==> design.v <==
module Cfu (
    input               cmd_valid,
    output              cmd_ready,
    input      [9:0]    cmd_payload_function_id,
    input      [31:0]   cmd_payload_inputs_0,
    input      [31:0]   cmd_payload_inputs_1,
    output reg          rsp_valid,
    input               rsp_ready,
    output reg [31:0]   rsp_payload_outputs_0,
    input               reset,
    input               clk
);
    wire signed [15:0] prod_0, prod_1, prod_2, prod_3;
    assign prod_0 = ($signed(cmd_payload_inputs_0[7:0])) * $signed(cmd_payload_inputs_1[7:0]);
    assign prod_1 = ($signed(cmd_payload_inputs_0[15:8])) * $signed(cmd_payload_inputs_1[15:8]);
    assign prod_2 = ($signed(cmd_payload_inputs_0[23:16])) * $signed(cmd_payload_inputs_1[23:16]);
    assign prod_3 = ($signed(cmd_payload_inputs_0[31:24])) * $signed(cmd_payload_inputs_1[31:24]);
    wire signed [31:0] sum_prods;
    assign sum_prods = prod_0 + prod_1 + prod_2 + prod_3;
    assign cmd_ready = ~rsp_valid;   
    always @(posedge clk) begin
        if (reset) begin
            rsp_payload_outputs_0 <= 32'b0;
            rsp_valid <= 1'b0;
        end else if (rsp_valid) begin
                rsp_valid <= ~rsp_ready;
            end else if (cmd_valid) begin
                    rsp_valid <= 1'b1;
                    rsp_payload_outputs_0 <= |cmd_payload_function_id[9:3]
                        ? 32'b0
                        : rsp_payload_outputs_0 + sum_prods;
                end
            end
endmodule
==> run.sh <==
#!/bin/bash
# the make line also repeats each setting of config.mk as NAME=value (left out here)
make -C /OpenROAD-flow-scripts/flow DESIGN_CONFIG=/design/flow/config.mk WORK_HOME=/design/flow/orfs CLKGATE_MAP_FILE= finish
==> config.mk <==
export PLATFORM = sky130hd
export DESIGN_NAME = Cfu
export DESIGN_NICKNAME = Cfu
export VERILOG_FILES = /design/flow/design.v
export SDC_FILE = /design/flow/constraint.sdc
export NUM_CORES = 4
export LEC_CHECK = 0
export ABC_AREA = 1
export CAP_MARGIN = 20
export CELL_PAD_IN_SITES_DETAIL_PLACEMENT = 2
export CELL_PAD_IN_SITES_GLOBAL_PLACEMENT = 3
export CORE_ASPECT_RATIO = 0.75
export CORE_MARGIN = 9
export CORE_UTILIZATION = 44
export CTS_CLUSTER_SIZE = 30
export GPL_TIMING_DRIVEN = 0
export MAX_ROUTING_LAYER = met5
export MIN_ROUTING_LAYER = met2
export SETUP_SLACK_MARGIN = -0.59
export SLEW_MARGIN = 10
export TNS_END_PERCENT = 25
==> constraint.sdc <==
create_clock -name core_clock -period 12.0 [get_ports {clk}]
set_input_delay 2.4000 -clock core_clock [delete_from_list [all_inputs] [get_ports {clk}]]
set_output_delay 2.4000 -clock core_clock [all_outputs]
set_load 0.01 [all_outputs]
==> run_results.csv, run 1 <==
group,metric,value,unit
synth,ys_sh_xor,0.00820,
run,tool_warnings,35,
route,viasPerCell,7.28,
worst_setup_path,startpoint_type,"input pin",
final_layout,num-fill-cells,3975,
clock_tree,cts_sinks,33,
floorplan,fp-utilization,0.446,
synth,synthTopCellsByCount,"inv_1, nand2_1, fa_1, ha_1, a21oi_1",
worst_setup_path,end_kind,"flop",
floorplan,core-area,33500,µm²
clock_tree,ctsResizeCount,0,
worst_setup_path,critical_path.max_fanout,16,
global_routing,first_global_vias,22700,
worst_setup_path,reg2reg_slack,9080,ps
synth,yosysTopAreaCellShare,0.438,
worst_setup_path,critPathTopFamily,"adder cells",
synth,netlist_area,15000,µm²
route,routed-via-count,17900,
run,max-cap-violations,0,
clock_tree,cts_tree,"yes",
clock_tree,cts.path.max_buffers,2,
synth,syn_avg_cell_area,7.64,µm²
sta,setup_tns,-874,ps
worst_setup_path,cp_common_cell,"fa_1",
global_routing,grt_pass1_wl,95500,µm
run_status,failed_checks,"negative setup slack",
sta,finalCriticalPeriod,12280,ps
sta,slew_viol_final,0,
worst_setup_path,r2r_start,"rsp_payload_outputs_0[13]",
synth,most_common_cell,"inv_1",
floorplan,die_h,178,µm
synth,edf_count,0,
hold_path,hp-start,"rsp_payload_outputs_0[28]",
worst_setup_path,cp-endpoint,"rsp_payload_outputs_0[28]",
synth,synthArstFlopShare,0,
synth,synthMuxAreaShare,0,
route,drtPass1Iterations,6,
clock_tree,path_clk_slew,70,ps
clock_tree,postCtsSetupRepairBufs,0,
clock_tree,cts_made_buffers,5,
worst_setup_path,r2r_end,"rsp_payload_outputs_0[19]",
place,gp_congestion,1.03,
sta,worst_clock_skew,5.43,ps
synth,top_area_cell,"fa_1",
global_routing,grt_overflow,0,
global_routing,grt_max_degree,17,
synth,postSynthCellCount,1959,
clock_tree,hold_buffers,0,
route,drt_wl_total,62200,µm
place,place_hpwl,53800,µm
clock_tree,cts_max_level,2,
sta,hold_viol,0,
route,drt-initial-drc-count,3225,
worst_setup_path,ff2ff_path_depth,12,
worst_setup_path,worstSetupStartpoint,"cmd_payload_inputs_1[7]",
clock_tree,cts-root-buf,"clkbuf_16",
sta,setup_viol,6,
sta,setup_ws,-275,ps
synth,synth_flop_count,33,
global_routing,antenna_found_initial,0,
synth,synth-simple-area-share,0.183,
route,routedWlPerCell,25.2,µm
sta,tightest_slew,1010,ps
synth,flop_cell,"dfxtp_1",
worst_setup_path,cpMaxStageDelayCell,"clkdlybuf4s50_1",
final_layout,logic_area,11700,µm²
synth,yosysUniqueCellTypes,40,
sta,fmax,81.5,MHz
synth,synth_nets,2497,
sta,min_period_over_period,1.02,
synth,yosys.area_share.adder,0.549,
clock_tree,clock_latency,310,ps
worst_setup_path,cp_num_buf_inv,7,
sta,hold_ws,498,ps
final_layout,nets,2551,
synth,ys_cells,1959,
worst_setup_path,path_depth,33,
route,drt_drc_violations_left,0,
synth,ys_seq_frac,0.0442,
run_status,outcome,"finished with violations",
worst_setup_path,arrival,12450,ps
worst_setup_path,worstSetupPathType,"input pin to flop",
place,portBuffers,47,
floorplan,ioPinCount,112,
synth,top_logic_kind,"adder cells",
hold_path,min_path_type,"flop to flop",
synth,aoi_share,0.0445,
floorplan,fp.dieW,231,µm
hold_path,hold_depth,2,
route,antenna_left,0,
synth,yosys_warnings,1,
sta,relSlewSlack,0.327,
global_routing,track_usage,0.468,
floorplan,die-area,41000,µm²
synth,ys_area,15000,µm²
synth,synthTopCellsByArea,"fa_1, inv_1, nand2_1, ha_1, dfxtp_1",
worst_setup_path,slowest_delay,780,ps
hold_path,holdPathEnd,"rsp_payload_outputs_0[28]",
final_layout,seqCellArea,661,µm²
worst_setup_path,worstPathRequired,12170,ps
final_layout,syn2layout_area_growth,7.85,%
floorplan,num_rows,58,
==> layout make-up <==
class / instances / area share
diodes: 1 / 0.000155
plain buffers: 72 / 0.0170
clock buffers: 6 / 0.00799
clock inverters: 2 / 0.000620
inverters: 608 / 0.141
multi-input cells: 1246 / 0.728
flip-flops and latches: 33 / 0.0409
well taps: 450 / 0.0349
repair buffers: 47 / 0.0292
==> routing by layer <==
metal / wire [µm] / GRT usage / vias to the layer above / part of all wire
li1: - / - / 5666 / -
met1: 0 / - / 6325 / 0
met2: 30200 / 0.543 / 5213 / 0.48
met3: 25200 / 0.622 / 711 / 0.41
met4: 6220 / 0.109 / 21 / 0.10
met5: 591 / 0.175 / - / 0.0095
==> stage by stage <==
step	util	worst slack, ps	instances	area [µm²]
after floorplan	-	2200	1959	15000
after global placement	0.477	645	2456	16000
after detailed placement	0.477	110	2456	16000
after CTS	0.481	376	2464	16100
after global routing	0.481	-499	2464	16100
final	0.481	-275	2465	16100
==> run 2: changes to the inputs <==
Settings changed: ABC_AREA 1 to default, CELL_PAD_IN_SITES_DETAIL_PLACEMENT 2 to default, CELL_PAD_IN_SITES_GLOBAL_PLACEMENT 3 to default, CORE_ASPECT_RATIO 0.75 to default, CORE_MARGIN 9 to 2, CORE_UTILIZATION 44 to 71, CTS_CLUSTER_DIAMETER from default to 27, CTS_CLUSTER_SIZE 30 to default, GPL_TIMING_DRIVEN 0 to default, HOLD_SLACK_MARGIN from default to -0.07, MAX_ROUTING_LAYER met5 to met4, MIN_ROUTING_LAYER met2 to default, PLACE_DENSITY_LB_ADDON from default to 0.24, SETUP_SLACK_MARGIN -0.59 to default, SLEW_MARGIN 10 to 20, TNS_END_PERCENT 25 to 5.
Clock period 12.0 ns to 10.4 ns, I/O delays scaled along.
==> run_results.csv, run 2 <==
group,metric,value,unit
place,place_hpwl,32900,µm
worst_setup_path,path_depth,31,
hold_path,min_path_type,"flop to flop",
synth,most_common_cell,"inv_1",
worst_setup_path,worstSetupStartpoint,"cmd_payload_inputs_1[25]",
sta,setup_viol,10,
final_layout,seqCellArea,661,µm²
synth,synthMuxAreaShare,0.000816,
final_layout,fin_util,0.906,
worst_setup_path,arrival,10910,ps
sta,hold_viol,0,
synth,synth-simple-area-share,0.146,
worst_setup_path,cp-endpoint,"rsp_payload_outputs_0[31]",
sta,finalCriticalPeriod,10720,ps
synth,top_logic_kind,"adder cells",
run,max-cap-violations,0,
place,pre_cts_ws,-1040,ps
sta,worst_clock_skew,9.41,ps
floorplan,fp-utilization,0.730,
hold_path,hp-start,"rsp_payload_outputs_0[10]",
worst_setup_path,r2r_start,"rsp_payload_outputs_0[0]",
place,place_area,16500,µm²
sta,setup_ws,-321,ps
route,viasPerCell,6.08,
worst_setup_path,startpoint_type,"input pin",
worst_setup_path,cp_num_buf_inv,7,
floorplan,num_rows,50,
worst_setup_path,r2r_end,"rsp_payload_outputs_0[28]",
final_layout,logic_area,12000,µm²
sta,tightest_slew,1000,ps
clock_tree,cts.path.max_buffers,2,
global_routing,track_usage,0.436,
synth,yosys.area_share.adder,0.595,
synth,yosysTopAreaCellShare,0.475,
final_layout,num-fill-cells,794,
route,routed-via-count,12500,
synth,synth_nets,2019,
sta,slew_viol_final,0,
final_layout,stdcell_area,17100,µm²
synth,ys_cells,1481,
synth,flop_cell,"dfxtp_1",
synth,synthTopCellsByCount,"inv_1, fa_1, and2_1, ha_1, nand2_1",
route,antenna_left,0,
worst_setup_path,cpMaxStageDelayCell,"fa_2",
floorplan,die-area,20600,µm²
sta,grt_setup_unrepaired,"true",
floorplan,ioPinCount,112,
worst_setup_path,critical_path.max_fanout,8,
hold_path,hold_depth,2,
worst_setup_path,ff2ff_path_depth,12,
run,tool_warnings,34,
clock_tree,cts_tree,"yes",
sta,hold_ws,484,ps
worst_setup_path,worstSetupPathType,"input pin to flop",
worst_setup_path,cp_common_cell,"fa_1",
route,drt-initial-drc-count,1194,
clock_tree,cts-root-buf,"clkbuf_16",
clock_tree,hold_buffers,0,
floorplan,die_h,143,µm
worst_setup_path,reg2reg_slack,7030,ps
sta,fmax,93.3,MHz
floorplan,fp.dieW,143,µm
final_layout,syn2layout_area_growth,24.1,%
worst_setup_path,worstPathRequired,10580,ps
synth,edf_count,0,
global_routing,grt_max_degree,30,
synth,postSynthCellCount,1481,
synth,synth_flop_count,33,
worst_setup_path,slowest_delay,650,ps
synth,ys_sh_xor,0.0266,
worst_setup_path,critPathTopFamily,"adder cells",
global_routing,first_global_vias,13800,
synth,aoi_share,0.0748,
sta,relSlewSlack,0.331,
route,routedWlPerCell,21.7,µm
synth,synthArstFlopShare,0,
run_status,outcome,"finished with violations",
run_status,failed_checks,"negative setup slack",
route,drtPass1Iterations,7,
clock_tree,cts_sinks,33,
hold_path,holdPathEnd,"rsp_payload_outputs_0[10]",
synth,yosys_warnings,1,
synth,synthTopCellsByArea,"fa_1, ha_1, inv_1, and2_1, dfxtp_1",
clock_tree,path_clk_slew,60,ps
global_routing,grt_pass1_wl,66700,µm
place,portBuffers,108,
sta,min_period_over_period,1.03,
route,drt_wl_total,44300,µm
synth,ys_area,13800,µm²
worst_setup_path,end_kind,"flop",
sta,setup_tns,-1860,ps
clock_tree,cts_max_level,2,
global_routing,antenna_found_initial,2,
synth,ys_seq_frac,0.0479,
floorplan,core-area,18900,µm²
route,drt_drc_violations_left,0,
synth,top_area_cell,"fa_1",
final_layout,nets,2324,
synth,netlist_area,13800,µm²
global_routing,grt_overflow,0,
clock_tree,cts_made_buffers,5,
clock_tree,clock_latency,290,ps
place,gp_congestion,0.927,
synth,syn_avg_cell_area,9.32,µm²
synth,yosysUniqueCellTypes,58,
run 2: metrics by stage:
step | cells
floorplan | 1481
global placement | 2015
detailed placement | 2015
CTS | 2039
global route | 2047
finish | 2047
run 2: what timing repair did:
action	4_1_cts	5_1_grt
setup buffers	17	6
gates cloned	1	0
endpoints found under the setup margin	16	16
gates resized	125	57
endpoints found under the hold margin	0	0
pin swaps	47	39
run 2: layout make-up:
type,count,area share
multi-input cells,1050,0.702
repair buffers,307,0.147
inverters,389,0.0853
flip-flops and latches,33,0.0386
well taps,260,0.0190
clock buffers,5,0.00731
clock inverters,1,0.000292
diodes,2,0.000292
run 2: layer usage:
layer,share of wire,up-vias,GRT usage
met3,0.095,369,0.0770
met1,0.32,6094,0.490
met4,0.078,0,0.245
met5,0,-,-
met2,0.51,912,0.740
li1,-,5079,-
==> run 3: changes to the inputs <==
Settings changed: CTS_CLUSTER_DIAMETER 27 to 388, HOLD_SLACK_MARGIN -0.07 to default, MAX_ROUTING_LAYER met4 to default, PLACE_DENSITY_LB_ADDON 0.24 to default, TNS_END_PERCENT 5 to default.
Clock period 10.4 ns to 7.75 ns, I/O delays scaled along.
==> run_results.csv, run 3 <==
group,metric,value,unit
clock_tree,cts_sinks,33,
synth,edf_count,0,
synth,synth_nets,2019,
synth,ys_sh_xor,0.0266,
synth,postSynthCellCount,1481,
floorplan,fp.dieW,143,µm
clock_tree,cts-root-buf,"clkbuf_16",
place,portBuffers,108,
synth,synthTopCellsByArea,"fa_1, ha_1, inv_1, and2_1, dfxtp_1",
synth,synth-simple-area-share,0.146,
synth,flop_cell,"dfxtp_1",
synth,top_logic_kind,"adder cells",
floorplan,num_rows,50,
synth,synthTopCellsByCount,"inv_1, fa_1, and2_1, ha_1, nand2_1",
run_status,outcome,"stopped before the end",
synth,top_area_cell,"fa_1",
clock_tree,cts.path.max_buffers,2,
synth,yosys.area_share.adder,0.595,
clock_tree,cts_made_buffers,5,
synth,ys_seq_frac,0.0479,
floorplan,core-area,18900,µm²
run_status,failing_step,"global routing",
synth,ys_area,13800,µm²
synth,synth_flop_count,33,
synth,yosysUniqueCellTypes,58,
run_status,error,"[ERROR GRT-0232] Routing congestion too high. Check the congestion heatmap in the GUI.",
floorplan,ioPinCount,112,
floorplan,fp-utilization,0.730,
place,place_hpwl,34000,µm
clock_tree,cts_max_level,2,
synth,yosys_warnings,1,
synth,yosysTopAreaCellShare,0.475,
synth,synthArstFlopShare,0,
floorplan,die_h,143,µm
synth,most_common_cell,"inv_1",
global_routing,grt_overflow,1831,
synth,syn_avg_cell_area,9.32,µm²
place,placed_cells,2024,
place,gp_congestion,0.971,
global_routing,track_usage,0.969,
synth,aoi_share,0.0748,
synth,synthMuxAreaShare,0.000816,
synth,netlist_area,13800,µm²
synth,ys_cells,1481,
clock_tree,hold_buffers,0,
floorplan,die-area,20600,µm²
[run 3: repair_timing]
item,4_1_cts
setup buffers,42
gates resized,442
pin swaps,108
cloned,1
setup endpoints to repair,28
[run 3: metrics by stage]
stage | setup WS [ps] | setup TNS (ps) | cell area (µm²)
3_5_place_dp | -2700 | -54170 | 16800
4_1_cts | -1720 | -30000 | 17700
3_3_place_gp | -2410 | -47180 | 16800
2_1_floorplan | -1470 | -19930 | 14100
[run 3: metal layers]
layer  track usage  overflow
met2          1.33      1414
met4          1.13       370
met1         0.844        22
met3         0.656        24
met5         0.256         1
==> run 4: changes to the inputs <==
Settings changed: ABC_AREA from default to 1, CORE_UTILIZATION 71 to 44, CTS_CLUSTER_DIAMETER 388 to default, MAX_ROUTING_LAYER from default to met4, SETUP_SLACK_MARGIN from default to -0.59.
Clock period 7.75 ns to 12.0 ns, I/O delays scaled along.
==> run_results.csv, run 4 <==
group,metric,value,unit
place,place_hpwl,32500,µm
synth,most_common_cell,"inv_1",
worst_setup_path,cp_num_buf_inv,6,
clock_tree,cts_sinks,33,
synth,syn_avg_cell_area,7.64,µm²
route,viasPerCell,4.74,
route,antenna_left,0,
sta,slew_viol_final,0,
route,routed-via-count,11600,
sta,finalCriticalPeriod,11130,ps
sta,worst_clock_skew,7.14,ps
route,diodes,0,
worst_setup_path,r2r_end,"rsp_payload_outputs_0[24]",
synth,aoi_share,0.0445,
synth,postSynthCellCount,1959,
sta,tightest_slew,936,ps
sta,fmax,89.9,MHz
global_routing,grt_max_degree,35,
synth,yosys.area_share.adder,0.549,
synth,synthTopCellsByCount,"inv_1, nand2_1, fa_1, ha_1, a21oi_1",
route,drt_wl_total,36300,µm
run_status,outcome,"finished clean",
synth,edf_count,0,
clock_tree,clock_latency,290,ps
worst_setup_path,critical_path.max_fanout,16,
floorplan,die_h,188,µm
worst_setup_path,critPathTopFamily,"adder cells",
clock_tree,cts_made_buffers,5,
hold_path,hold_depth,2,
synth,top_area_cell,"fa_1",
worst_setup_path,worstPathRequired,12160,ps
clock_tree,cts_tree,"yes",
synth,synth_nets,2497,
route,routedWlPerCell,14.8,µm
worst_setup_path,worstSetupPathType,"input pin to flop",
worst_setup_path,cpMaxStageDelayCell,"fa_1",
worst_setup_path,path_depth,34,
route,drt_drc_violations_left,0,
sta,hold_viol,0,
hold_path,hp-start,"rsp_payload_outputs_0[29]",
worst_setup_path,ff2ff_path_depth,12,
synth,netlist_area,15000,µm²
hold_path,holdPathEnd,"rsp_payload_outputs_0[29]",
synth,ys_area,15000,µm²
final_layout,syn2layout_area_growth,10.4,%
final_layout,nets,2546,
floorplan,core-area,33500,µm²
sta,relSlewSlack,0.375,
worst_setup_path,reg2reg_slack,9670,ps
sta,grt_setup_unrepaired,"false",
synth,ys_seq_frac,0.0442,
global_routing,first_global_vias,12200,
synth,ys_sh_xor,0.00820,
clock_tree,path_clk_slew,60,ps
worst_setup_path,cp-endpoint,"rsp_payload_outputs_0[21]",
sta,setup_tns,0,ps
synth,synthArstFlopShare,0,
clock_tree,ctsResizeCount,0,
hold_path,min_path_type,"flop to flop",
clock_tree,cts-root-buf,"clkbuf_16",
global_routing,antenna_found_initial,0,
clock_tree,postCtsSetupRepairBufs,0,
place,gp_congestion,0.897,
global_routing,track_usage,0.225,
floorplan,num_rows,67,
floorplan,fp-utilization,0.446,
worst_setup_path,r2r_start,"rsp_payload_outputs_0[0]",
run,max-cap-violations,0,
synth,synth-simple-area-share,0.183,
synth,flop_cell,"dfxtp_1",
clock_tree,cts.path.max_buffers,2,
clock_tree,cts_max_level,2,
worst_setup_path,arrival,11280,ps
place,portBuffers,108,
worst_setup_path,end_kind,"flop",
worst_setup_path,worstSetupStartpoint,"cmd_payload_inputs_0[31]",
global_routing,grt_overflow,0,
synth,top_logic_kind,"adder cells",
floorplan,fp.dieW,188,µm
global_routing,grt_pass1_wl,62000,µm
sta,setup_viol,0,
synth,yosysTopAreaCellShare,0.438,
synth,synthMuxAreaShare,0,
sta,min_period_over_period,0.927,
floorplan,die-area,35500,µm²
run,tool_warnings,32,
clock_tree,hold_buffers,0,
worst_setup_path,startpoint_type,"input pin",
sta,hold_ws,482,ps
synth,yosysUniqueCellTypes,40,
route,drt-initial-drc-count,622,
synth,ys_cells,1959,
synth,synthTopCellsByArea,"fa_1, inv_1, nand2_1, ha_1, dfxtp_1",
synth,synth_flop_count,33,
synth,yosys_warnings,1,
route,drtPass1Iterations,5,
floorplan,ioPinCount,112,
worst_setup_path,slowest_delay,710,ps
-- run 4: layout make-up --
type | count | area [µm²]
multi-input combinational | 1246 | 11700
fill | 3382 | 17000
clock buffer | 6 | 129
clock inverter | 2 | 10.0
timing repair buffer | 114 | 1130
sequential | 33 | 661
tap | 448 | 561
inverter | 608 | 2280
-- run 4: metrics by stage --
step                instance area (µm²)  std cells  setup slack (ps)  utilization
floorplan                         15000       1959              2200            -
global placement                  16400       2449               645        0.488
detailed placement                16400       2449               540        0.488
CTS                               16500       2457               834        0.493
global route                      16500       2457               256        0.493
finish                            16500       2457               874        0.493
-- run 4: routing by layer --
metal	wire [µm]	global-route usage	share of wire	vias to the layer above
li1	-	-	-	5675
met1	16500	0.314	0.45	5729
met2	17800	0.371	0.49	222
met3	1330	0.0140	0.037	23
met4	617	0.0382	0.017	0
met5	0	-	0	-
==> run 5: changes to the inputs <==
Settings changed: ABC_AREA 1 to default, CORE_UTILIZATION 44 to 72, CTS_CLUSTER_DIAMETER from default to 388, MAX_ROUTING_LAYER met4 to default, SETUP_SLACK_MARGIN -0.59 to 0.56.
Clock period 12.0 ns to 5.42 ns, I/O delays scaled along.
==> run_results.csv, run 5 <==
group,metric,value,unit
synth,syn_avg_cell_area,9.32,µm²
clock_tree,cts.path.max_buffers,2,
synth,yosysUniqueCellTypes,58,
clock_tree,hold_buffers,0,
synth,postSynthCellCount,1481,
run_status,error,"[ERROR GRT-0116] Global routing finished with congestion. Check the congestion regions in the DRC Viewer.",
synth,netlist_area,13800,µm²
floorplan,num_rows,50,
synth,synthMuxAreaShare,0.000816,
place,pre_cts_ws,-4610,ps
floorplan,die-area,20300,µm²
synth,ys_seq_frac,0.0479,
synth,most_common_cell,"inv_1",
synth,yosys_warnings,1,
run_status,failing_step,"global routing",
synth,yosys.area_share.adder,0.595,
floorplan,fp-utilization,0.735,
synth,synth_nets,2019,
synth,synthTopCellsByCount,"inv_1, fa_1, and2_1, ha_1, nand2_1",
clock_tree,cts_max_level,2,
place,portBuffers,108,
synth,flop_cell,"dfxtp_1",
global_routing,track_usage,0.783,
synth,ys_area,13800,µm²
synth,edf_count,0,
place,gp_congestion,0.984,
synth,synth_flop_count,33,
clock_tree,cts_sinks,33,
floorplan,fp.dieW,142,µm
synth,yosysTopAreaCellShare,0.475,
synth,ys_cells,1481,
synth,top_area_cell,"fa_1",
place,place_hpwl,35400,µm
floorplan,core-area,18800,µm²
floorplan,die_h,142,µm
synth,top_logic_kind,"adder cells",
global_routing,grt_overflow,114,
run_status,outcome,"stopped before the end",
synth,aoi_share,0.0748,
synth,synthArstFlopShare,0,
synth,synthTopCellsByArea,"fa_1, ha_1, inv_1, and2_1, dfxtp_1",
clock_tree,cts_made_buffers,5,
synth,ys_sh_xor,0.0266,
synth,synth-simple-area-share,0.146,
clock_tree,cts-root-buf,"clkbuf_16",
floorplan,ioPinCount,112,
run 5: per-stage QoR:
step | std cells | area, µm² | utilization
2_1_floorplan | 1481 | 14200 | -
3_3_place_gp | 2008 | 17000 | 0.905
3_5_place_dp | 2008 | 17000 | 0.905
4_1_cts | 2066 | 18200 | 0.968
run 5: repair_timing:
| action | 4_1_cts |
|---|---|
| pin swaps | 137 |
| endpoints found under the setup margin | 30 |
| cloned | 1 |
| buffers inserted | 49 |
| gates resized | 428 |
run 5: per-layer routing:
metal	GRT usage	overflow
met1	0.775	0
met2	0.953	62
met3	0.624	1
met4	0.809	51
met5	0.261	0
==> run 6: changes to the inputs <==
Settings changed: CORE_UTILIZATION 72 to 71, CTS_CLUSTER_DIAMETER 388 to 356, CTS_CLUSTER_SIZE from default to 37, HOLD_SLACK_MARGIN from default to -0.08, SETUP_SLACK_MARGIN 0.56 to -0.48, TNS_END_PERCENT from default to 5.
Clock period 5.42 ns to 6.66 ns, I/O delays scaled along.
==> run_results.csv, run 6 <==
group,metric,value,unit
run,max-cap-violations,0,
worst_setup_path,arrival,9960,ps
sta,setup_tns,-63520,ps
synth,edf_count,0,
global_routing,grt_max_degree,30,
synth,synth-simple-area-share,0.146,
route,drtPass1Iterations,5,
final_layout,syn2layout_area_growth,26.0,%
route,drt-initial-drc-count,1146,
route,routedWlPerCell,23.9,µm
synth,aoi_share,0.0748,
clock_tree,hold_buffers,0,
route,viasPerCell,6.30,
final_layout,nets,2324,
worst_setup_path,worstPathRequired,6850,ps
route,drt_wl_total,48900,µm
worst_setup_path,path_depth,35,
clock_tree,cts.path.max_buffers,2,
clock_tree,cts_tree,"yes",
worst_setup_path,startpoint_type,"input pin",
global_routing,grt_overflow,0,
synth,synth_nets,2019,
synth,netlist_area,13800,µm²
worst_setup_path,end_kind,"flop",
place,portBuffers,108,
synth,most_common_cell,"inv_1",
floorplan,ioPinCount,112,
final_layout,stdcell_area,17400,µm²
synth,yosysUniqueCellTypes,58,
synth,yosys.area_share.adder,0.595,
sta,slew_viol_final,0,
worst_setup_path,ff2ff_path_depth,12,
route,drt_drc_violations_left,0,
run_status,failed_checks,"negative setup slack",
place,place_area,16700,µm²
place,gp_congestion,0.955,
worst_setup_path,cpMaxStageDelayCell,"fa_1",
hold_path,hp-start,"rsp_payload_outputs_0[30]",
global_routing,track_usage,0.477,
sta,worst_clock_skew,6.34,ps
final_layout,logic_area,12300,µm²
route,antenna_left,0,
hold_path,min_path_type,"flop to flop",
place,place_hpwl,34400,µm
worst_setup_path,worstSetupPathType,"input pin to flop",
synth,postSynthCellCount,1481,
run_status,outcome,"finished with violations",
worst_setup_path,worstSetupStartpoint,"cmd_payload_inputs_1[31]",
worst_setup_path,cp_num_buf_inv,9,
sta,fmax,102,MHz
synth,ys_seq_frac,0.0479,
worst_setup_path,r2r_start,"rsp_payload_outputs_0[0]",
clock_tree,cts_max_level,2,
synth,syn_avg_cell_area,9.32,µm²
synth,flop_cell,"dfxtp_1",
worst_setup_path,slowest_delay,590,ps
sta,setup_viol,28,
synth,ys_cells,1481,
hold_path,hold_depth,2,
route,routed-via-count,12900,
floorplan,num_rows,50,
synth,top_logic_kind,"adder cells",
floorplan,die-area,20600,µm²
clock_tree,cts-root-buf,"clkbuf_16",
floorplan,die_h,143,µm
synth,ys_area,13800,µm²
sta,grt_setup_unrepaired,"true",
sta,finalCriticalPeriod,9770,ps
synth,top_area_cell,"fa_1",
clock_tree,cts_made_buffers,5,
synth,ys_sh_xor,0.0266,
clock_tree,clock_latency,300,ps
sta,setup_ws,-3110,ps
sta,relSlewSlack,0.331,
worst_setup_path,cp-endpoint,"rsp_payload_outputs_0[27]",
floorplan,core-area,18900,µm²
final_layout,num-fill-cells,698,
worst_setup_path,cp_common_cell,"fa_1",
sta,tightest_slew,1000,ps
sta,hold_ws,487,ps
clock_tree,path_clk_slew,60,ps
synth,synthTopCellsByCount,"inv_1, fa_1, and2_1, ha_1, nand2_1",
worst_setup_path,r2r_end,"rsp_payload_outputs_0[26]",
worst_setup_path,critPathTopFamily,"adder cells",
sta,min_period_over_period,1.47,
worst_setup_path,critical_path.max_fanout,9,
synth,synthArstFlopShare,0,
synth,yosys_warnings,1,
synth,yosysTopAreaCellShare,0.475,
final_layout,seqCellArea,661,µm²
floorplan,fp-utilization,0.730,
synth,synthTopCellsByArea,"fa_1, ha_1, inv_1, and2_1, dfxtp_1",
sta,hold_viol,0,
synth,synth_flop_count,33,
worst_setup_path,reg2reg_slack,3400,ps
run,tool_warnings,37,
clock_tree,cts_sinks,33,
hold_path,holdPathEnd,"rsp_payload_outputs_0[30]",
global_routing,first_global_vias,14700,
floorplan,fp.dieW,143,µm
global_routing,antenna_found_initial,2,
global_routing,grt_pass1_wl,73700,µm
synth,synthMuxAreaShare,0.000816,
==> run 6: final cells by class <==
type,instances,area share
Antenna cell,2,0.000288
Timing Repair Buffer,307,0.143
Multi-Input combinational cell,1050,0.706
Inverter,389,0.0840
Tap cell,260,0.0187
Sequential cell,33,0.0380
Clock buffer,5,0.00720
Clock inverter,3,0.00266
==> run 6: stage by stage <==
step	worst slack (ps)	util	instances
after floorplan	-2360	-	1481
after global placement	-3390	0.883	2024
after detailed placement	-3770	0.883	2024
after CTS	-2710	0.910	2042
after global routing	-3280	0.920	2049
final	-3110	0.920	2049
==> run 6: what timing repair did <==
item / CTS / global route
resized: 329 / 67
buffers inserted: 15 / 5
pin swaps: 87 / 34
cloned: 1 / 0
endpoints found under the setup margin: 28 / 28
==> run 6: metal layers <==
metal	GRT usage	up-vias	routed length, µm
li1	-	5091	-
met1	0.518	6175	14600
met2	0.813	1143	23600
met3	0.107	500	5250
met4	0.365	0	5410
met5	0	-	0
==> run 7: changes to the inputs <==
Settings changed: CORE_UTILIZATION 71 to 23, CTS_CLUSTER_DIAMETER 356 to default, CTS_CLUSTER_SIZE 37 to default, HOLD_SLACK_MARGIN -0.08 to default, SETUP_SLACK_MARGIN -0.48 to default, TNS_END_PERCENT 5 to default.
Clock period 6.66 ns to 15.5 ns, I/O delays scaled along.
==> run_results.csv, run 7 <==
group,metric,value,unit
clock_tree,hold_buffers,0,
route,routed-via-count,9977,
clock_tree,cts_max_level,2,
synth,syn_avg_cell_area,9.32,µm²
sta,finalCriticalPeriod,12340,ps
worst_setup_path,end_kind,"flop",
worst_setup_path,arrival,12530,ps
synth,postSynthCellCount,1481,
place,gp_congestion,0.817,
sta,slew_viol_final,0,
hold_path,hp-start,"rsp_payload_outputs_0[18]",
floorplan,num_rows,89,
floorplan,ioPinCount,112,
synth,flop_cell,"dfxtp_1",
synth,synthTopCellsByArea,"fa_1, ha_1, inv_1, and2_1, dfxtp_1",
synth,synth_nets,2019,
synth,ys_cells,1481,
worst_setup_path,slowest_delay,700,ps
route,viasPerCell,4.22,
synth,aoi_share,0.0748,
worst_setup_path,worstPathRequired,15690,ps
worst_setup_path,worstSetupStartpoint,"cmd_payload_inputs_0[2]",
global_routing,met2_usage,0.208,
synth,ys_seq_frac,0.0479,
floorplan,die-area,62000,µm²
global_routing,grt_overflow,0,
sta,tightest_slew,619,ps
worst_setup_path,cp_num_buf_inv,9,
synth,synthMuxAreaShare,0.000816,
clock_tree,cts_sinks,33,
synth,netlist_area,13800,µm²
hold_path,hold_depth,2,
place,place_area,15800,µm²
synth,top_area_cell,"fa_1",
global_routing,busiest_layer,"met2",
clock_tree,path_clk_slew,60,ps
synth,top_logic_kind,"adder cells",
synth,synth_flop_count,33,
floorplan,die_h,249,µm
global_routing,met3_usage,0.0130,
synth,synth-simple-area-share,0.146,
floorplan,fp-utilization,0.233,
worst_setup_path,critical_path.max_fanout,8,
sta,grt_setup_unrepaired,"false",
clock_tree,cts_made_buffers,5,
final_layout,nets,2127,
worst_setup_path,cpMaxStageDelayCell,"clkdlybuf4s50_1",
global_routing,grt_pass1_wl,56500,µm
worst_setup_path,critPathTopFamily,"adder cells",
run,tool_warnings,32,
worst_setup_path,path_depth,37,
synth,yosysTopAreaCellShare,0.475,
route,drt-initial-drc-count,464,
global_routing,track_usage,0.113,
route,drtPass1Iterations,4,
sta,worst_clock_skew,5.41,ps
run,max-cap-violations,0,
synth,synthTopCellsByCount,"inv_1, fa_1, and2_1, ha_1, nand2_1",
synth,most_common_cell,"inv_1",
worst_setup_path,reg2reg_slack,12370,ps
synth,ys_sh_xor,0.0266,
route,drt_wl_total,33700,µm
clock_tree,cts-root-buf,"clkbuf_16",
synth,synthArstFlopShare,0,
global_routing,grt_max_degree,30,
synth,yosys_warnings,1,
final_layout,stdcell_area,16000,µm²
hold_path,holdPathEnd,"rsp_payload_outputs_0[18]",
clock_tree,cts.path.max_buffers,2,
worst_setup_path,ff2ff_path_depth,12,
place,portBuffers,108,
synth,yosysUniqueCellTypes,58,
synth,edf_count,0,
worst_setup_path,r2r_start,"rsp_payload_outputs_0[0]",
sta,setup_viol,0,
worst_setup_path,startpoint_type,"input pin",
hold_path,min_path_type,"flop to flop",
sta,relSlewSlack,0.586,
route,routedWlPerCell,14.3,µm
worst_setup_path,r2r_end,"rsp_payload_outputs_0[30]",
synth,yosys.area_share.adder,0.595,
clock_tree,ctsResizeCount,0,
clock_tree,postCtsSetupRepairBufs,0,
sta,fmax,81.0,MHz
route,antenna_left,0,
sta,setup_tns,0,ps
floorplan,core-area,59100,µm²
worst_setup_path,cp-endpoint,"rsp_payload_outputs_0[30]",
sta,hold_viol,0,
place,place_hpwl,30400,µm
clock_tree,cts_tree,"yes",
global_routing,first_global_vias,11000,
route,drt_drc_violations_left,0,
clock_tree,clock_latency,280,ps
worst_setup_path,worstSetupPathType,"input pin to flop",
final_layout,syn2layout_area_growth,16.1,%
floorplan,fp.dieW,249,µm
sta,min_period_over_period,0.796,
global_routing,use_met1,0.138,
synth,ys_area,13800,µm²
run_status,outcome,"finished clean",
global_routing,antenna_found_initial,9,
run 7: layout make-up:
class	instances	area [µm²]
Timing Repair Buffer	111	1100
Fill cell	6221	43100
Clock inverter	1	30.0
Tap cell	773	967
Multi-Input combinational cell	1049	11600
Sequential cell	33	661
Inverter	389	1460
Antenna cell	4	10.0
Clock buffer	7	143
run 7: through the flow:
stage	worst slack [ps]	std cells	hold slack [ps]	util
finish	3160	2367	483	0.271
floorplan	4060	1481	488	-
global route	2560	2365	524	0.271
detailed placement	2910	2355	478	0.268
global placement	3050	2355	465	0.268
CTS	3150	2363	488	0.271
run 7: metal layers:
metal	wire (µm)	up-vias
li1	-	4685
met1	13700	5048
met2	17900	177
met3	1230	55
met4	854	12
met5	63	-
==> run 8: changes to the inputs <==
Settings changed: CORE_UTILIZATION 23 to 59.
Clock period 15.5 ns to 6.43 ns, I/O delays scaled along.
==> run_results.csv, run 8 <==
group,metric,value,unit
hold_path,holdPathEnd,"rsp_payload_outputs_0[9]",
route,viasPerCell,5.20,
clock_tree,cts.path.max_buffers,2,
synth,synth-simple-area-share,0.146,
worst_setup_path,end_kind,"flop",
sta,tightest_slew,996,ps
run,tool_warnings,37,
route,diodes,0,
sta,setup_ws,-2890,ps
run_status,failed_checks,"negative setup slack",
floorplan,fp-utilization,0.606,
clock_tree,cts_made_buffers,5,
worst_setup_path,cp_common_cell,"fa_1",
floorplan,core-area,22800,µm²
worst_setup_path,cpMaxStageDelayCell,"fa_1",
worst_setup_path,worstSetupPathType,"input pin to flop",
synth,synth_nets,2019,
sta,relSlewSlack,0.334,
route,routed-via-count,11300,
synth,synthArstFlopShare,0,
floorplan,die-area,24600,µm²
place,gp_congestion,0.904,
place,portBuffers,108,
sta,min_period_over_period,1.45,
place,place_hpwl,29600,µm
synth,synthMuxAreaShare,0.000816,
synth,edf_count,0,
worst_setup_path,worstPathRequired,6620,ps
floorplan,fp.dieW,157,µm
global_routing,first_global_vias,12200,
global_routing,grt_max_degree,30,
synth,synthTopCellsByCount,"inv_1, fa_1, and2_1, ha_1, nand2_1",
route,drtPass1Iterations,5,
synth,aoi_share,0.0748,
final_layout,nets,2394,
worst_setup_path,cp-endpoint,"rsp_payload_outputs_0[31]",
worst_setup_path,slowest_delay,580,ps
clock_tree,cts_tree,"yes",
worst_setup_path,r2r_end,"rsp_payload_outputs_0[28]",
clock_tree,clock_latency,300,ps
worst_setup_path,startpoint_type,"input pin",
hold_path,min_path_type,"flop to flop",
clock_tree,cts_max_level,2,
synth,synthTopCellsByArea,"fa_1, ha_1, inv_1, and2_1, dfxtp_1",
sta,slew_viol_final,0,
route,antenna_left,0,
synth,ys_area,13800,µm²
global_routing,track_usage,0.307,
run_status,outcome,"finished with violations",
route,drt_drc_violations_left,0,
worst_setup_path,reg2reg_slack,3380,ps
synth,top_logic_kind,"adder cells",
floorplan,num_rows,55,
route,drt_wl_total,35900,µm
floorplan,die_h,157,µm
worst_setup_path,arrival,9510,ps
worst_setup_path,cp_num_buf_inv,11,
run,max-cap-violations,0,
synth,most_common_cell,"inv_1",
sta,finalCriticalPeriod,9320,ps
place,placed_cells,2091,
global_routing,grt_pass1_wl,59200,µm
worst_setup_path,critical_path.max_fanout,7,
worst_setup_path,r2r_start,"rsp_payload_outputs_0[0]",
synth,syn_avg_cell_area,9.32,µm²
final_layout,fin_cells,2170,
synth,flop_cell,"dfxtp_1",
hold_path,hp-start,"rsp_payload_outputs_0[9]",
sta,grt_setup_unrepaired,"true",
synth,netlist_area,13800,µm²
synth,yosysUniqueCellTypes,58,
clock_tree,cts_sinks,33,
floorplan,ioPinCount,112,
clock_tree,cts-root-buf,"clkbuf_16",
synth,top_area_cell,"fa_1",
sta,setup_viol,28,
worst_setup_path,worstSetupStartpoint,"cmd_payload_inputs_1[31]",
final_layout,syn2layout_area_growth,34.2,%
worst_setup_path,ff2ff_path_depth,13,
synth,yosys.area_share.adder,0.595,
sta,hold_ws,481,ps
route,routedWlPerCell,16.5,µm
clock_tree,path_clk_slew,70,ps
synth,yosys_warnings,1,
hold_path,hold_depth,2,
global_routing,grt_overflow,0,
worst_setup_path,critPathTopFamily,"adder cells",
synth,ys_cells,1481,
sta,hold_viol,0,
sta,fmax,107,MHz
synth,ys_sh_xor,0.0266,
synth,synth_flop_count,33,
synth,yosysTopAreaCellShare,0.475,
route,drt-initial-drc-count,601,
synth,postSynthCellCount,1481,
sta,worst_clock_skew,12.7,ps
global_routing,antenna_found_initial,0,
worst_setup_path,path_depth,36,
synth,ys_seq_frac,0.0479,
-- run 8: area by class of cell --
cell class | count | area (µm²)
Sequential cell | 33 | 661
Inverter | 389 | 1460
Timing Repair Buffer | 377 | 3120
Multi-Input combinational cell | 1050 | 12700
Tap cell | 313 | 392
Fill cell | 1498 | 4260
Clock inverter | 3 | 46.3
Clock buffer | 5 | 125
-- run 8: routing by layer --
metal,vias to the layer above,routed length [µm],GRT usage
li1,5210,-,-
met1,5737,15000,0.415
met2,285,18600,0.537
met3,56,1720,0.0407
met4,0,609,0.0537
met5,-,0,0
-- run 8: metrics by stage --
step	utilization	cell area [µm²]	setup WS [ps]	TNS [ps]
floorplan	-	14100	-2530	-46380
global placement	0.748	17000	-3580	-78770
detailed placement	0.748	17000	-3740	-81830
CTS	0.796	18100	-2900	-64790
global route	0.813	18500	-3140	-68560
finish	0.813	18500	-2890	-61010
-- run 8: repair_timing --
action / CTS / global route
hold buffers: 0 / 0
gates resized: 300 / 223
endpoints found under the setup margin: 29 / 28
pin swaps: 180 / 127
buffers inserted: 54 / 26
gates cloned: 1 / 0
==> run 9: changes to the inputs <==
Settings changed: CORE_MARGIN 2 to 5, CORE_UTILIZATION 59 to 17, CTS_CLUSTER_DIAMETER from default to 173, CTS_CLUSTER_SIZE from default to 87, GPL_ROUTABILITY_DRIVEN from default to 0, MAX_ROUTING_LAYER from default to met4, MIN_ROUTING_LAYER from default to met1, PLACE_DENSITY_LB_ADDON from default to 0.15, SLEW_MARGIN 20 to 40, TNS_END_PERCENT from default to 30.
Clock period 6.43 ns to 19.3 ns, I/O delays scaled along.
==> run_results.csv, run 9 <==
group,metric,value,unit
clock_tree,postCtsSetupRepairBufs,0,
sta,fmax,75.6,MHz
sta,hold_ws,473,ps
clock_tree,cts_made_buffers,5,
worst_setup_path,worstPathRequired,19500,ps
synth,synthMuxAreaShare,0.000816,
worst_setup_path,cp-endpoint,"rsp_payload_outputs_0[30]",
floorplan,ioPinCount,112,
route,drtPass1Iterations,4,
sta,slew_viol_final,0,
global_routing,grt_max_degree,30,
synth,top_area_cell,"fa_1",
worst_setup_path,worstSetupPathType,"input pin to flop",
clock_tree,cts_tree,"yes",
global_routing,antenna_found_initial,3,
hold_path,hp-start,"rsp_payload_outputs_0[18]",
sta,relSlewSlack,0.528,
worst_setup_path,arrival,13430,ps
synth,ys_sh_xor,0.0266,
synth,aoi_share,0.0748,
global_routing,grt_overflow,0,
route,drt_drc_violations_left,0,
hold_path,hold_depth,2,
clock_tree,hold_buffers,0,
synth,synth_flop_count,33,
synth,synthTopCellsByCount,"inv_1, fa_1, and2_1, ha_1, nand2_1",
sta,hold_viol,0,
floorplan,num_rows,104,
synth,yosys_warnings,1,
synth,synthArstFlopShare,0,
sta,min_period_over_period,0.685,
synth,most_common_cell,"inv_1",
clock_tree,path_clk_slew,60,ps
worst_setup_path,r2r_end,"rsp_payload_outputs_0[30]",
sta,tightest_slew,706,ps
clock_tree,ctsResizeCount,0,
worst_setup_path,cpMaxStageDelayCell,"clkdlybuf4s50_1",
route,antenna_left,0,
worst_setup_path,cp_num_buf_inv,5,
worst_setup_path,ff2ff_path_depth,12,
synth,yosys.area_share.adder,0.595,
route,drt_wl_total,39700,µm
sta,grt_setup_unrepaired,"false",
final_layout,fin_util,0.203,
synth,yosysTopAreaCellShare,0.475,
worst_setup_path,r2r_start,"rsp_payload_outputs_0[0]",
synth,postSynthCellCount,1481,
floorplan,fp.dieW,295,µm
sta,worst_clock_skew,10.2,ps
worst_setup_path,critPathTopFamily,"adder cells",
final_layout,nets,2128,
global_routing,grt_pass1_wl,63900,µm
synth,ys_cells,1481,
route,drt-initial-drc-count,335,
synth,edf_count,0,
synth,synth-simple-area-share,0.146,
route,routed-via-count,9905,
place,placed_cells,2643,
synth,netlist_area,13800,µm²
synth,ys_area,13800,µm²
worst_setup_path,worstSetupStartpoint,"cmd_payload_inputs_1[8]",
sta,setup_viol,0,
route,viasPerCell,3.73,
worst_setup_path,path_depth,31,
synth,syn_avg_cell_area,9.32,µm²
worst_setup_path,startpoint_type,"input pin",
run,tool_warnings,32,
place,portBuffers,108,
synth,flop_cell,"dfxtp_1",
route,routedWlPerCell,15.0,µm
clock_tree,clock_latency,290,ps
synth,ys_seq_frac,0.0479,
synth,synth_nets,2019,
floorplan,core-area,80500,µm²
synth,top_logic_kind,"adder cells",
final_layout,syn2layout_area_growth,18.5,%
synth,yosysUniqueCellTypes,58,
global_routing,first_global_vias,10900,
floorplan,die-area,86900,µm²
clock_tree,cts_max_level,2,
worst_setup_path,cp_common_cell,"fa_1",
run,max-cap-violations,0,
worst_setup_path,end_kind,"flop",
worst_setup_path,critical_path.max_fanout,8,
synth,synthTopCellsByArea,"fa_1, ha_1, inv_1, and2_1, dfxtp_1",
clock_tree,cts.path.max_buffers,2,
final_layout,fin_cells,2654,
run_status,outcome,"finished clean",
floorplan,fp-utilization,0.171,
global_routing,track_usage,0.0965,
hold_path,holdPathEnd,"rsp_payload_outputs_0[18]",
worst_setup_path,reg2reg_slack,16130,ps
floorplan,die_h,295,µm
clock_tree,cts_sinks,33,
sta,finalCriticalPeriod,13230,ps
sta,setup_tns,0,ps
worst_setup_path,slowest_delay,660,ps
hold_path,min_path_type,"flop to flop",
place,place_hpwl,36200,µm
clock_tree,cts-root-buf,"clkbuf_16",
[run 9: final cells by class]
class / count / area, µm²
inverter: 389 / 1460
sequential: 33 / 661
timing repair buffer: 112 / 1110
tap: 1060 / 1330
clock inverter: 3 / 17.5
multi-input combinational: 1049 / 11600
antenna: 3 / 7.51
fill: 8906 / 64200
clock buffer: 5 / 125
[run 9: stage by stage]
stage / cell area [µm²] / worst slack (ps)
after floorplan: 13800 / 7100
after global placement: 16200 / 5790
after detailed placement: 16200 / 5780
after CTS: 16300 / 6060
after global routing: 16300 / 5500
final: 16300 / 6070
[run 9: metal layers]
metal  global-route usage  up-vias  share of wire  wire [µm]
li1                     -     4682              -          -
met4               0.0104        0         0.0087        345
met5                    -        -              0          0
met3              0.00648       14          0.023        921
met2                0.168      118           0.52      20500
met1                0.128     5091           0.45      18000
==> run 10: changes to the inputs <==
Settings changed: CELL_PAD_IN_SITES_DETAIL_PLACEMENT from default to 2, CORE_MARGIN 5 to 2, CORE_UTILIZATION 17 to 58, CTS_CLUSTER_DIAMETER 173 to default, CTS_CLUSTER_SIZE 87 to 98, GPL_ROUTABILITY_DRIVEN 0 to default, GPL_TIMING_DRIVEN from default to 1, HOLD_SLACK_MARGIN from default to 0.23, MAX_ROUTING_LAYER met4 to met5, MIN_ROUTING_LAYER met1 to met2, PLACE_DENSITY_LB_ADDON 0.15 to default, SLEW_MARGIN 40 to 20, TNS_END_PERCENT 30 to default.
Clock period 19.3 ns to 12.0 ns, I/O delays scaled along.
==> run_results.csv, run 10 <==
group,metric,value,unit
synth,ys_sh_xor,0.0266,
place,portBuffers,108,
synth,top_logic_kind,"adder cells",
synth,yosys.area_share.adder,0.595,
synth,ys_cells,1481,
synth,synthTopCellsByArea,"fa_1, ha_1, inv_1, and2_1, dfxtp_1",
synth,syn_avg_cell_area,9.32,µm²
synth,netlist_area,13800,µm²
floorplan,num_rows,56,
synth,edf_count,0,
floorplan,die_h,158,µm
run_status,error,"[ERROR DPL-0033] detailed placement checks failed during check placement.",
synth,synth_flop_count,33,
synth,synthTopCellsByCount,"inv_1, fa_1, and2_1, ha_1, nand2_1",
synth,yosys_warnings,1,
floorplan,die-area,25000,µm²
synth,ys_area,13800,µm²
synth,aoi_share,0.0748,
synth,synthArstFlopShare,0,
synth,top_area_cell,"fa_1",
synth,most_common_cell,"inv_1",
place,gp_congestion,0.861,
synth,synthMuxAreaShare,0.000816,
floorplan,fp.dieW,158,µm
run_status,failing_step,"detailed placement",
floorplan,ioPinCount,112,
synth,synth_nets,2019,
run_status,outcome,"stopped before the end",
synth,yosysTopAreaCellShare,0.475,
floorplan,fp-utilization,0.589,
synth,postSynthCellCount,1481,
floorplan,core-area,23400,µm²
synth,flop_cell,"dfxtp_1",
synth,synth-simple-area-share,0.146,
synth,yosysUniqueCellTypes,58,
synth,ys_seq_frac,0.0479,
==> run 10: stage by stage <==
step                    area (µm²)  instances
after global placement       15300       1907
after floorplan              13800       1481
==> run 11: changes to the inputs <==
Settings changed: CELL_PAD_IN_SITES_DETAIL_PLACEMENT 2 to default, CORE_UTILIZATION 58 to 40, CTS_CLUSTER_SIZE 98 to default, GPL_TIMING_DRIVEN 1 to default, HOLD_SLACK_MARGIN 0.23 to default, MAX_ROUTING_LAYER met5 to default, MIN_ROUTING_LAYER met2 to default, SETUP_SLACK_MARGIN from default to -0.22.
Clock period 12.0 ns to 11.6 ns, I/O delays scaled along.
==> run_results.csv, run 11 <==
group,metric,value,unit
route,antenna_left,0,
clock_tree,postCtsSetupRepairBufs,0,
worst_setup_path,r2r_start,"rsp_payload_outputs_0[0]",
worst_setup_path,cpMaxStageDelayCell,"clkdlybuf4s50_1",
clock_tree,cts-root-buf,"clkbuf_16",
worst_setup_path,r2r_end,"rsp_payload_outputs_0[30]",
place,portBuffers,108,
synth,top_logic_kind,"adder cells",
hold_path,holdPathEnd,"rsp_payload_outputs_0[26]",
sta,relSlewSlack,0.325,
worst_setup_path,arrival,11490,ps
worst_setup_path,reg2reg_slack,8420,ps
worst_setup_path,worstSetupStartpoint,"cmd_payload_inputs_0[26]",
synth,synthTopCellsByCount,"inv_1, fa_1, and2_1, ha_1, nand2_1",
worst_setup_path,cp-endpoint,"rsp_payload_outputs_0[30]",
worst_setup_path,cp_num_buf_inv,2,
final_layout,logic_area,11600,µm²
place,gp_congestion,0.815,
synth,aoi_share,0.0748,
sta,slew_viol_final,0,
synth,synth_flop_count,33,
run,max-cap-violations,0,
synth,yosysTopAreaCellShare,0.475,
final_layout,num-fill-cells,3334,
place,pre_cts_ws,25.1,ps
hold_path,min_path_type,"flop to flop",
synth,synthMuxAreaShare,0.000816,
sta,setup_tns,0,ps
final_layout,fin_util,0.459,
sta,setup_ws,307,ps
place,place_hpwl,28400,µm
synth,flop_cell,"dfxtp_1",
sta,tightest_slew,1010,ps
floorplan,num_rows,68,
synth,yosysUniqueCellTypes,58,
synth,ys_seq_frac,0.0479,
synth,most_common_cell,"inv_1",
synth,syn_avg_cell_area,9.32,µm²
worst_setup_path,critical_path.max_fanout,8,
synth,synthTopCellsByArea,"fa_1, ha_1, inv_1, and2_1, dfxtp_1",
global_routing,track_usage,0.184,
worst_setup_path,slowest_delay,720,ps
route,routed-via-count,9960,
worst_setup_path,ff2ff_path_depth,12,
worst_setup_path,critPathTopFamily,"adder cells",
worst_setup_path,cp_common_cell,"fa_1",
sta,min_period_over_period,0.974,
worst_setup_path,startpoint_type,"input pin",
synth,netlist_area,13800,µm²
global_routing,antenna_found_initial,1,
sta,worst_clock_skew,7.78,ps
final_layout,stdcell_area,15700,µm²
clock_tree,cts_made_buffers,5,
synth,synthArstFlopShare,0,
synth,top_area_cell,"fa_1",
clock_tree,cts_sinks,33,
floorplan,fp.dieW,190,µm
final_layout,nets,2145,
synth,ys_sh_xor,0.0266,
final_layout,syn2layout_area_growth,14.0,%
worst_setup_path,worstSetupPathType,"input pin to flop",
global_routing,grt_overflow,0,
clock_tree,clock_latency,280,ps
clock_tree,path_clk_slew,60,ps
route,viasPerCell,4.83,
floorplan,die-area,36000,µm²
synth,synth_nets,2019,
run,tool_warnings,32,
synth,ys_cells,1481,
sta,setup_viol,0,
hold_path,hold_depth,2,
global_routing,grt_max_degree,30,
hold_path,hp-start,"rsp_payload_outputs_0[26]",
worst_setup_path,end_kind,"flop",
worst_setup_path,path_depth,30,
floorplan,ioPinCount,112,
sta,finalCriticalPeriod,11290,ps
route,drt-initial-drc-count,444,
synth,postSynthCellCount,1481,
route,routedWlPerCell,15.3,µm
route,drtPass1Iterations,4,
clock_tree,cts_max_level,2,
global_routing,first_global_vias,10200,
floorplan,core-area,34300,µm²
clock_tree,cts_tree,"yes",
synth,synth-simple-area-share,0.146,
final_layout,seqCellArea,661,µm²
route,drt_wl_total,31600,µm
synth,yosys.area_share.adder,0.595,
run_status,outcome,"finished clean",
clock_tree,cts.path.max_buffers,2,
floorplan,die_h,190,µm
sta,hold_viol,0,
worst_setup_path,worstPathRequired,11790,ps
synth,edf_count,0,
synth,ys_area,13800,µm²
global_routing,grt_pass1_wl,52900,µm
synth,yosys_warnings,1,
route,drt_drc_violations_left,0,
sta,fmax,88.5,MHz
floorplan,fp-utilization,0.402,
place,place_area,15600,µm²
==> run 11: repair_timing <==
action | 4_1_cts | 5_1_grt
hold buffers | 0 | 0
resized | 0 | 2
setup endpoints to repair | 0 | 2
==> run 11: cell type report <==
| class | instances | area share |
|---|---|---|
| sequential | 33 | 0.0420 |
| antenna | 1 | 0.000159 |
| inverter | 389 | 0.0928 |
| multi-input combinational | 1049 | 0.740 |
| timing repair buffer | 129 | 0.0797 |
| clock inverter | 2 | 0.000636 |
| clock buffer | 6 | 0.00819 |
| tap | 455 | 0.0362 |
==> run 11: layer usage <==
layer | wire length [µm] | GRT usage
met5 | 0 | 0
met1 | 14200 | 0.262
met2 | 15900 | 0.318
met3 | 1100 | 0.0151
met4 | 341 | 0.0212
==> run 11: metrics by stage <==
step | cells | hold WS [ps]
after detailed placement | 2055 | 477
after CTS | 2063 | 484
after global placement | 2055 | 469
after global routing | 2064 | 502
after floorplan | 1481 | 488
final | 2064 | 479
==> run 12: changes to the inputs <==
Settings changed: CELL_PAD_IN_SITES_DETAIL_PLACEMENT from default to 1, CORE_MARGIN 2 to 4, CORE_UTILIZATION 40 to 22, CTS_CLUSTER_SIZE from default to 83, GPL_TIMING_DRIVEN from default to 1, HOLD_SLACK_MARGIN from default to 0.23, MAX_ROUTING_LAYER from default to met4, MIN_ROUTING_LAYER from default to met1, SETUP_SLACK_MARGIN -0.22 to default, SLEW_MARGIN 20 to 30.
Clock period 11.6 ns to 12.0 ns, I/O delays scaled along.
==> run_results.csv, run 12 <==
group,metric,value,unit
worst_setup_path,critPathTopFamily,"adder cells",
worst_setup_path,end_kind,"flop",
final_layout,nets,2134,
sta,hold_ws,479,ps
synth,synthTopCellsByCount,"inv_1, fa_1, and2_1, ha_1, nand2_1",
sta,finalCriticalPeriod,11470,ps
route,drtPass1Iterations,5,
synth,postSynthCellCount,1481,
clock_tree,path_clk_slew,60,ps
sta,setup_tns,0,ps
synth,most_common_cell,"inv_1",
worst_setup_path,startpoint_type,"input pin",
worst_setup_path,worstSetupPathType,"input pin to flop",
worst_setup_path,r2r_end,"rsp_payload_outputs_0[30]",
floorplan,ioPinCount,112,
synth,synth_flop_count,33,
global_routing,grt_overflow,0,
sta,worst_clock_skew,5.71,ps
synth,ys_seq_frac,0.0479,
place,portBuffers,108,
floorplan,num_rows,91,
clock_tree,postCtsSetupRepairBufs,0,
synth,ys_sh_xor,0.0266,
final_layout,syn2layout_area_growth,17.5,%
run,tool_warnings,32,
global_routing,first_global_vias,12200,
hold_path,holdPathEnd,"rsp_payload_outputs_0[18]",
hold_path,hp-start,"rsp_payload_outputs_0[18]",
clock_tree,clock_latency,290,ps
worst_setup_path,slowest_delay,710,ps
floorplan,die_h,258,µm
final_layout,logic_area,11700,µm²
place,place_area,16000,µm²
final_layout,num-fill-cells,7315,
synth,synthMuxAreaShare,0.000816,
final_layout,seqCellArea,661,µm²
global_routing,track_usage,0.121,
route,antenna_left,0,
run,max-cap-violations,0,
synth,syn_avg_cell_area,9.32,µm²
worst_setup_path,cpMaxStageDelayCell,"fa_1",
sta,grt_setup_unrepaired,"false",
synth,yosysTopAreaCellShare,0.475,
synth,top_logic_kind,"adder cells",
clock_tree,ctsResizeCount,0,
sta,tightest_slew,633,ps
sta,min_period_over_period,0.956,
global_routing,grt_max_degree,30,
final_layout,stdcell_area,16200,µm²
route,viasPerCell,4.24,
worst_setup_path,worstPathRequired,12180,ps
sta,relSlewSlack,0.576,
floorplan,core-area,61900,µm²
worst_setup_path,worstSetupStartpoint,"cmd_payload_inputs_0[31]",
clock_tree,cts_max_level,2,
worst_setup_path,reg2reg_slack,8780,ps
place,place_hpwl,34600,µm
synth,ys_area,13800,µm²
synth,synthArstFlopShare,0,
synth,edf_count,0,
clock_tree,cts_tree,"yes",
synth,yosysUniqueCellTypes,58,
route,routedWlPerCell,15.8,µm
sta,slew_viol_final,0,
hold_path,min_path_type,"flop to flop",
global_routing,antenna_found_initial,11,
sta,setup_viol,0,
sta,fmax,87.2,MHz
floorplan,die-area,66800,µm²
route,drt_drc_violations_left,0,
sta,hold_viol,0,
floorplan,fp.dieW,258,µm
route,drt_wl_total,38700,µm
clock_tree,cts-root-buf,"clkbuf_16",
synth,netlist_area,13800,µm²
worst_setup_path,arrival,11640,ps
synth,flop_cell,"dfxtp_1",
clock_tree,hold_buffers,0,
place,gp_congestion,0.850,
worst_setup_path,cp_common_cell,"fa_1",
synth,synth_nets,2019,
worst_setup_path,path_depth,33,
route,routed-via-count,10400,
synth,yosys.area_share.adder,0.595,
worst_setup_path,ff2ff_path_depth,12,
synth,synth-simple-area-share,0.146,
global_routing,grt_pass1_wl,63500,µm
synth,aoi_share,0.0748,
synth,ys_cells,1481,
synth,yosys_warnings,1,
clock_tree,cts_sinks,33,
floorplan,fp-utilization,0.223,
clock_tree,cts.path.max_buffers,2,
clock_tree,cts_made_buffers,5,
worst_setup_path,cp-endpoint,"rsp_payload_outputs_0[27]",
synth,top_area_cell,"fa_1",
synth,synthTopCellsByArea,"fa_1, ha_1, inv_1, and2_1, dfxtp_1",
worst_setup_path,cp_num_buf_inv,6,
route,drt-initial-drc-count,360,
worst_setup_path,critical_path.max_fanout,8,
hold_path,hold_depth,2,
run_status,outcome,"finished clean",
worst_setup_path,r2r_start,"rsp_payload_outputs_0[0]",
## run 12: routing by layer
metal	share of wire	wire length (µm)	track usage	up-vias
li1	-	-	-	4707
met1	0.38	14800	0.135	5422
met2	0.55	21200	0.224	165
met3	0.027	1050	0.0128	75
met4	0.042	1630	0.0454	0
met5	0	0	-	-
## run 12: stage by stage
step,setup slack (ps),std cells,utilization
3_3_place_gp,307,2426,0.258
5_1_grt,7.11,2445,0.262
4_1_cts,258,2434,0.260
3_5_place_dp,1.98,2426,0.258
2_1_floorplan,1260,1481,-
6_report,534,2445,0.262
## run 12: area by class of cell
cell class / instances / share of cell area
clock inverters: 3 / 0.00286
diodes: 11 / 0.00170
well taps: 837 / 0.0646
repair buffers: 118 / 0.0732
flip-flops and latches: 33 / 0.0408
inverters: 389 / 0.0901
clock buffers: 5 / 0.00772
multi-input cells: 1049 / 0.719
